JK:
==> flow/design.v (excerpt) <==
module AHB_Mul(  
    input HCLK,
    input HRESETn,
    input [31:0]M_AHB_0_haddr,
    input [2:0]M_AHB_0_hburst,
    input M_AHB_0_hmastlock,
    input [3:0]M_AHB_0_hprot,
    output reg [31:0]M_AHB_0_hrdata,
    output M_AHB_0_hready,
    output M_AHB_0_hresp,
    input [2:0]M_AHB_0_hsize,
    input [1:0]M_AHB_0_htrans,
    input [31:0]M_AHB_0_hwdata,
    input M_AHB_0_hwrite,
    output[3:0] led 
    );
Size in the first run: about 3900 cells after synthesis, about 120 I/O pins, roughly 29000 um^2 of cells after synthesis.
clock: 6.83 ns
lec_check: 0
abc_area: 1
cap_margin: 20
core_margin: 2
core_utilization: 72
cts_cluster_diameter: 240
cts_cluster_size: 72
max_routing_layer: met4
place_density_lb_addon: 0.2
setup_slack_margin: 0.82
slew_margin: 20
run.sh (not shown) runs the stock make flow with config.mk's settings and CLKGATE_MAP_FILE=.
What ended JK was a tool error in global routing (5_1_grt); the run never finished.
The following lists how MS was set up differently from JK:
==> flow/config.mk <==
export PLATFORM = sky130hd
export DESIGN_NAME = AHB_Mul
export DESIGN_NICKNAME = AHB_Mul
export VERILOG_FILES = /design/flow/design.v
export SDC_FILE = /design/flow/constraint.sdc
export NUM_CORES = 4
export LEC_CHECK = 0
export CAP_MARGIN = 20
export CORE_MARGIN = 2
export CORE_UTILIZATION = 68
export PLACE_DENSITY = 0.37
export SLEW_MARGIN = 20
==> flow/constraint.sdc <==
create_clock -name core_clock -period 6.29 [get_ports {HCLK}]
set_input_delay 1.2580 -clock core_clock [delete_from_list [all_inputs] [get_ports {HCLK}]]
set_output_delay 1.2580 -clock core_clock [all_outputs]
set_load 0.01 [all_outputs]
--- outcome ---
On share of synthesized area spent on multiplexers: between JK and MS, it ends up lower for JK. Of MS and JK, it is MS that has the higher adder and majority cell fraction of the synthesized area. When MS is measured against JK, its number of buffers added by the clock tree synthesis step turns out 23 higher. Area of the die | MS above JK. [compare] base=JK new=MS: proportion of synthesized chip area in sequential cells increased 0.69 points, total placed instance area decreased about 2%, final weighted congestion in routability-driven placement decreased 0.019, count of port buffers added during placement essentially unchanged. As of MS, die height had risen slightly compared to JK. In MS the implementation ran to completion but is not tape-out ready, as the final checks report negative setup slack. Tool error GRT-0232 stopped JK during global routing (5_1_grt); no final results.
Modified inputs, AL compared to MS
--- a/flow/config.mk
+++ b/flow/config.mk
@@ -9,4 +9,7 @@
 export CORE_MARGIN = 2
-export CORE_UTILIZATION = 68
-export PLACE_DENSITY = 0.37
+export CORE_UTILIZATION = 28
+export GPL_ROUTABILITY_DRIVEN = 1
+export HOLD_SLACK_MARGIN = 0.02
+export PLACE_DENSITY_LB_ADDON = 0.21
+export SETUP_SLACK_MARGIN = 1.97
 export SLEW_MARGIN = 20
==> flow/constraint.sdc <==
create_clock -name core_clock -period 11.8 [get_ports {HCLK}]
set_input_delay 2.3600 -clock core_clock [delete_from_list [all_inputs] [get_ports {HCLK}]]
set_output_delay 2.3600 -clock core_clock [all_outputs]
set_load 0.01 [all_outputs]
Notes after the runs:
- Static leakage went down by more than 10% going from MS to AL.
- Between MS and AL, final antenna diode count decreased.
- [compare] base=MS new=AL: count of plain and timing-repair buffers in the layout dropped about 66%, pin count of the biggest net entering global routing dropped 30.
- Summed area of non-filler cells in the final layout, MS and AL: higher on MS
- Looking at the reports, AL completed the entire flow and the layout it produced met the timing, DRC and antenna checks.
Setup changes, AL to TR
--- a/flow/config.mk
+++ b/flow/config.mk
@@ -7,9 +7,9 @@
 export LEC_CHECK = 0
+export ABC_AREA = 1
 export CAP_MARGIN = 20
 export CORE_MARGIN = 2
-export CORE_UTILIZATION = 28
-export GPL_ROUTABILITY_DRIVEN = 1
-export HOLD_SLACK_MARGIN = 0.02
-export PLACE_DENSITY_LB_ADDON = 0.21
-export SETUP_SLACK_MARGIN = 1.97
+export CORE_UTILIZATION = 71
+export CTS_CLUSTER_SIZE = 73
+export PLACE_DENSITY_LB_ADDON = 0.27
 export SLEW_MARGIN = 20
+export TNS_END_PERCENT = 5
==> flow/constraint.sdc <==
create_clock -name core_clock -period 5.15 [get_ports {HCLK}]
set_input_delay 1.0300 -clock core_clock [delete_from_list [all_inputs] [get_ports {HCLK}]]
set_output_delay 1.0300 -clock core_clock [all_outputs]
set_load 0.01 [all_outputs]
==> results <==
AL finished all stages; the layout is clean.
TR: flow complete, layout not clean; failing: negative setup slack
TR against AL; width of the die is down by more than a quarter.
In TR relative to AL, total routed wirelength had gone up by a few percent.
Compared with AL, TR degrades worst hold slack.
Lower post-CTS setup buffer count among TR and AL: AL

========
north:
AHB_Mul again, from the RTL that the note above started with.
Settings: LEC_CHECK=0, ABC_AREA=0, CAP_MARGIN=30, CELL_PAD_IN_SITES_GLOBAL_PLACEMENT=2, CORE_ASPECT_RATIO=0.51, CORE_MARGIN=2, CORE_UTILIZATION=51, CTS_CLUSTER_SIZE=81, PLACE_DENSITY_LB_ADDON=0.06, SETUP_SLACK_MARGIN=0.03, SLEW_MARGIN=0; clock period 11.8 ns.
Modified inputs, south compared to north
Settings: a change of ABC_AREA from 0 to 1; a deleted CORE_ASPECT_RATIO that had been 0.51; a change of CORE_UTILIZATION from 51 to 71; a change of SLEW_MARGIN from 0 to 20; a deleted SETUP_SLACK_MARGIN that had been 0.03; a change of CAP_MARGIN from 30 to 20; a change of CTS_CLUSTER_SIZE from 81 to 15; a deleted CELL_PAD_IN_SITES_GLOBAL_PLACEMENT that had been 2; a change of PLACE_DENSITY_LB_ADDON from 0.06 to 0.27; a change of the clock period (ns, I/O delays scaled along) from 11.8 to 6.78.
Findings:
north and south: one clean run, north; the rest did not finish clean.
In south the implementation ran to completion but is not tape-out ready, as the final checks report negative setup slack.
Hold buffer count at cts came out exactly the same in south and north.
| net switching power | south vs north | worse |
The routed wire length of south exceeds that of north by about 3.6%.
Input-level comparison between east and south:
Settings: swapping 0.27 for 0.02 in PLACE_DENSITY_LB_ADDON; putting TNS_END_PERCENT at 60 where nothing was set; putting GPL_TIMING_DRIVEN at 1 where nothing was set; putting MAX_ROUTING_LAYER at met4 where nothing was set; putting CTS_CLUSTER_DIAMETER at 173 where nothing was set; putting SETUP_SLACK_MARGIN at 0.67 where nothing was set; swapping 71 for 72 in CORE_UTILIZATION; swapping 6.78 for 4.01 in the clock period (ns, I/O delays scaled along).
Findings:
Flow for east halted at global routing, error code ODB-0269.
Compared with south, east shows die extent in x that has gone down slightly.
In east, half-perimeter wire length of the detailed placement result is higher than in south.
Summary of east over south: quantity of gates resized following cts went up; overall die area shrank by 1.4%; number of setup buffers added after CTS increased by 37 relative to the old numbers.
Delta (east minus south): total clock buffers created by CTS -2, share of flip-flops with an asynchronous set or reset after synthesis ~0 delta, post-placement cell area +2.4%, clock sink count ~0 delta.
For west, these inputs were changed with respect to east:
Settings: TNS_END_PERCENT: 60 -> unset; CTS_CLUSTER_DIAMETER: 173 -> 395; ABC_AREA: 1 -> unset; GPL_TIMING_DRIVEN: 1 -> unset; PLACE_DENSITY_LB_ADDON: 0.02 -> unset; CTS_CLUSTER_SIZE: 15 -> unset; SETUP_SLACK_MARGIN: 0.67 -> -0.49; PLACE_DENSITY: unset -> 0.36; MAX_ROUTING_LAYER: met4 -> unset; the clock period (ns, I/O delays scaled along): 4.01 -> 8.09.
west vs. east: summed instance area of the synthesized netlist decreased by about 3.3% relative to the old numbers, mux contribution to synthesized area grew by 0.96 points, synthesized area divided by synthesized cell count went up by 0.92 um2, area share of xor/xnor cells in the synthesized design increased by 1.6 points relative to the old numbers, fraction of the core area occupied by cells at floorplan now smaller.
[west] flow finished | final checks: failed | reasons: negative setup slack
Number of nets in the synthesized netlist went down by more than 10% going from east to west.

========
The RTL this note starts from:
==> flow/design.v <==
`timescale 1ns / 1ps
module AHB_Mul(  
    input HCLK,
    input HRESETn,
    input [31:0]M_AHB_0_haddr,
    input [2:0]M_AHB_0_hburst,
    input M_AHB_0_hmastlock,
    input [3:0]M_AHB_0_hprot,
    output reg [31:0]M_AHB_0_hrdata,
    output M_AHB_0_hready,
    output M_AHB_0_hresp,
    input [2:0]M_AHB_0_hsize,
    input [1:0]M_AHB_0_htrans,
    input [31:0]M_AHB_0_hwdata,
    input M_AHB_0_hwrite,
    output[3:0] led 
    );
    assign M_AHB_0_hready = 1'b1;
    assign M_AHB_0_hresp = 1'b0;
    reg [31:0] mem_A;    
    reg [31:0] mem_B;    
    reg [31:0] mem_C;    
    reg [31:0] mem_D;    
    reg [31:0] mem_E;    
    reg [31:0] mem_F;    
    reg [31:0] mem_G;    
    reg [31:0] mem_H;    
    reg[31:0] mem_I;   
    reg [1:0]   w_ctrl;  
    reg [1:0]   r_ctrl;  
    reg [3:0]   w_addr;  
    reg [3:0]   r_addr;  
    assign led[3:0] = mem_A[3:0];  
    always@(posedge HCLK)
    begin 
        if(!HRESETn)
        begin
            w_ctrl <= 2'b00;
            w_addr <= 4'h0;
        end
        else if(M_AHB_0_hwrite == 1'b1) 
        begin
        case(M_AHB_0_htrans)
            2'b00 :  
            begin
                w_ctrl <= 2'b00;
            end
            2'b01 :  
            begin
                w_ctrl <= 2'b01;
            end
            2'b10 :  
            begin
                w_ctrl <= 2'b10;
                w_addr <= M_AHB_0_haddr[5:2];
            end
            2'b11 :  
            begin
                w_ctrl <= 2'b11;
                w_addr <= M_AHB_0_haddr[5:2];
            end
        endcase
        end
        else
        begin
            w_ctrl <= 2'b00;  
        end
   end
    always@(posedge HCLK)  
    begin
    if(!HRESETn)
    begin
        mem_A <= 32'h0;
        mem_B <= 32'h0;
        mem_C <= 32'h0;
        mem_D <= 32'h0;
        mem_E <= 32'h0;
        mem_F <= 32'h0;
        mem_G <= 32'h0;
        mem_H <= 32'h0;
    end
    else
    case(w_ctrl)
        2'b00:  
        begin        
        end
        2'b01:  
        begin
        end
        2'b10:  
        begin
        case(w_addr)
            4'h0 : mem_A <= M_AHB_0_hwdata;
            4'h1 : mem_B <= M_AHB_0_hwdata;
            4'h2 : mem_C <= M_AHB_0_hwdata;
            4'h3 : mem_D <= M_AHB_0_hwdata;
            4'h4 : mem_E <= M_AHB_0_hwdata;
            4'h5 : mem_F <= M_AHB_0_hwdata;
            4'h6 : mem_G <= M_AHB_0_hwdata;
            4'h7 : mem_H <= M_AHB_0_hwdata;
        endcase
        end
        2'b11:  
        begin
        case(w_addr)
            4'h0 : mem_A <= M_AHB_0_hwdata;
            4'h1 : mem_B <= M_AHB_0_hwdata;
            4'h2 : mem_C <= M_AHB_0_hwdata;
            4'h3 : mem_D <= M_AHB_0_hwdata;
            4'h4 : mem_E <= M_AHB_0_hwdata;
            4'h5 : mem_F <= M_AHB_0_hwdata;
            4'h6 : mem_G <= M_AHB_0_hwdata;
            4'h7 : mem_H <= M_AHB_0_hwdata;
        endcase
        end
    endcase
    end
    always@(posedge HCLK) begin
        if (!HRESETn) begin
            r_ctrl <= 2'b00;
            r_addr <= 4'h0;
        end
        else if (M_AHB_0_hwrite == 1'b0) begin  
            case(M_AHB_0_htrans)
                2'b00 : r_ctrl <= 2'b00; 
                2'b01 : r_ctrl <= 2'b01; 
                2'b10 : 
                    begin
                        r_ctrl <= 2'b10; 
                        r_addr <= M_AHB_0_haddr[5:2];
                    end
                2'b11 :
                    begin
                        r_ctrl <= 2'b11; 
                        r_addr <= M_AHB_0_haddr[5:2];
                    end
            endcase
        end
        else begin
            r_ctrl <= 2'b00;  
        end
    end
    always@(*) begin
        case(r_addr)
            4'h0 : M_AHB_0_hrdata = mem_A;
            4'h1 : M_AHB_0_hrdata = mem_B;
            4'h2 : M_AHB_0_hrdata = mem_C;
            4'h3 : M_AHB_0_hrdata = mem_D;
            4'h4 : M_AHB_0_hrdata = mem_E;
            4'h5 : M_AHB_0_hrdata = mem_F;
            4'h6 : M_AHB_0_hrdata = mem_G;
            4'h7 : M_AHB_0_hrdata = mem_H;
            4'h8 : M_AHB_0_hrdata = mem_I;
            default : M_AHB_0_hrdata = 32'h0;
        endcase
    end
    always@(posedge HCLK) begin
        if (!HRESETn) begin
            mem_I <= 32'h1;
        end
        else
        case(w_ctrl) 
        2'b00 : begin end  
        2'b01 : begin end  
        2'b10 , 2'b11 : begin  
            case(w_addr)
                4'h0 : mem_I <= mem_I * M_AHB_0_hwdata;
                4'h1 : mem_I <= mem_I * M_AHB_0_hwdata;
                4'h2 : mem_I <= mem_I * M_AHB_0_hwdata;
                4'h3 : mem_I <= mem_I * M_AHB_0_hwdata;
                4'h4 : mem_I <= mem_I * M_AHB_0_hwdata;
                4'h5 : mem_I <= mem_I * M_AHB_0_hwdata;
                4'h6 : mem_I <= mem_I * M_AHB_0_hwdata;
                4'h7 : mem_I <= mem_I * M_AHB_0_hwdata;
                4'h8 : mem_I <= M_AHB_0_hwdata;
            endcase
        end
        endcase
    end
endmodule
make LEC_CHECK=0 ABC_AREA=1 CAP_MARGIN=20 CORE_MARGIN=2 CORE_UTILIZATION=71 CTS_CLUSTER_SIZE=73 PLACE_DENSITY_LB_ADDON=0.27 SETUP_SLACK_MARGIN=1.02 SLEW_MARGIN=20 TNS_END_PERCENT=5 finish   # period 5.15 ns
The first run finished with negative setup slack left.
==> next run, changes <==
CORE_UTILIZATION = 72   (was 71)
CTS_CLUSTER_DIAMETER = 173   (was not set)
CTS_CLUSTER_SIZE = 71   (was 73)
GPL_TIMING_DRIVEN = 1   (was not set)
HOLD_SLACK_MARGIN = 0.29   (was not set)
MAX_ROUTING_LAYER = met4   (was not set)
PLACE_DENSITY_LB_ADDON = 0.02   (was 0.27)
SETUP_SLACK_MARGIN = 0.67   (was 1.02)
TNS_END_PERCENT = 60   (was 5)
clock period = 2.69 ns   (was 5.15 ns; I/O delays follow)
What happened: The new run died in global routing; die area falls slightly; synthesized cell count is unchanged; area after synthesis does not change.

========
== the reference run ==
// AHB_Mul: RTL as listed in full above, without the edits since
clock: 6.26 ns
lec_check: 0
abc_area: 1
cap_margin: 20
core_margin: 2
core_utilization: 72
cts_cluster_diameter: 331
cts_cluster_size: 15
place_density_lb_addon: 0.27
slew_margin: 20
The reference run: all stages done; final checks FAILED (setup timing).
Input-level comparison between the trial run and the reference run:
--- a/flow/config.mk
+++ b/flow/config.mk
@@ -11,5 +11,9 @@
 export CORE_UTILIZATION = 72
-export CTS_CLUSTER_DIAMETER = 331
-export CTS_CLUSTER_SIZE = 15
-export PLACE_DENSITY_LB_ADDON = 0.27
+export CTS_CLUSTER_DIAMETER = 228
+export CTS_CLUSTER_SIZE = 14
+export GPL_TIMING_DRIVEN = 1
+export MAX_ROUTING_LAYER = met4
+export PLACE_DENSITY_LB_ADDON = 0.08
+export SETUP_SLACK_MARGIN = -0.19
 export SLEW_MARGIN = 20
+export TNS_END_PERCENT = 60
==> flow/constraint.sdc <==
create_clock -name core_clock -period 6.32 [get_ports {HCLK}]
set_input_delay 1.2640 -clock core_clock [delete_from_list [all_inputs] [get_ports {HCLK}]]
set_output_delay 1.2640 -clock core_clock [all_outputs]
set_load 0.01 [all_outputs]
- Routed wire length shrinks by a few percent when moving from the reference run to the trial run.
- The trial run vs the reference run: setup slack after layout up in the trial run
- The count of clock-buffer cells in the layout reported for the trial run is greater than that of the reference run by 4.2%.
- The trial run vs the reference run, via count went down by 791.
- The flow for the trial run finished, though final verification flagged setup timing.
- Relative to the reference run, the total placed instance area of the trial run is lower by 0.33%.
- Compared the trial run vs the reference run, and via count of the first global-routing pass is up in the trial run.
- The trial run vs the reference run: global-route wire length before repair up slightly
- When the trial run is measured against the reference run, its global routing met2 resource utilization turns out 2.8 points higher.
- Lower multi-input combinational area share was reported by the trial run, not the reference run.
- Power share of the clock group, the trial run and the reference run, lower one = the reference run.
- The lower finished layout cell area of the trial run and the reference run is in the trial run.
Power is estimated from default activity; no workload was simulated.
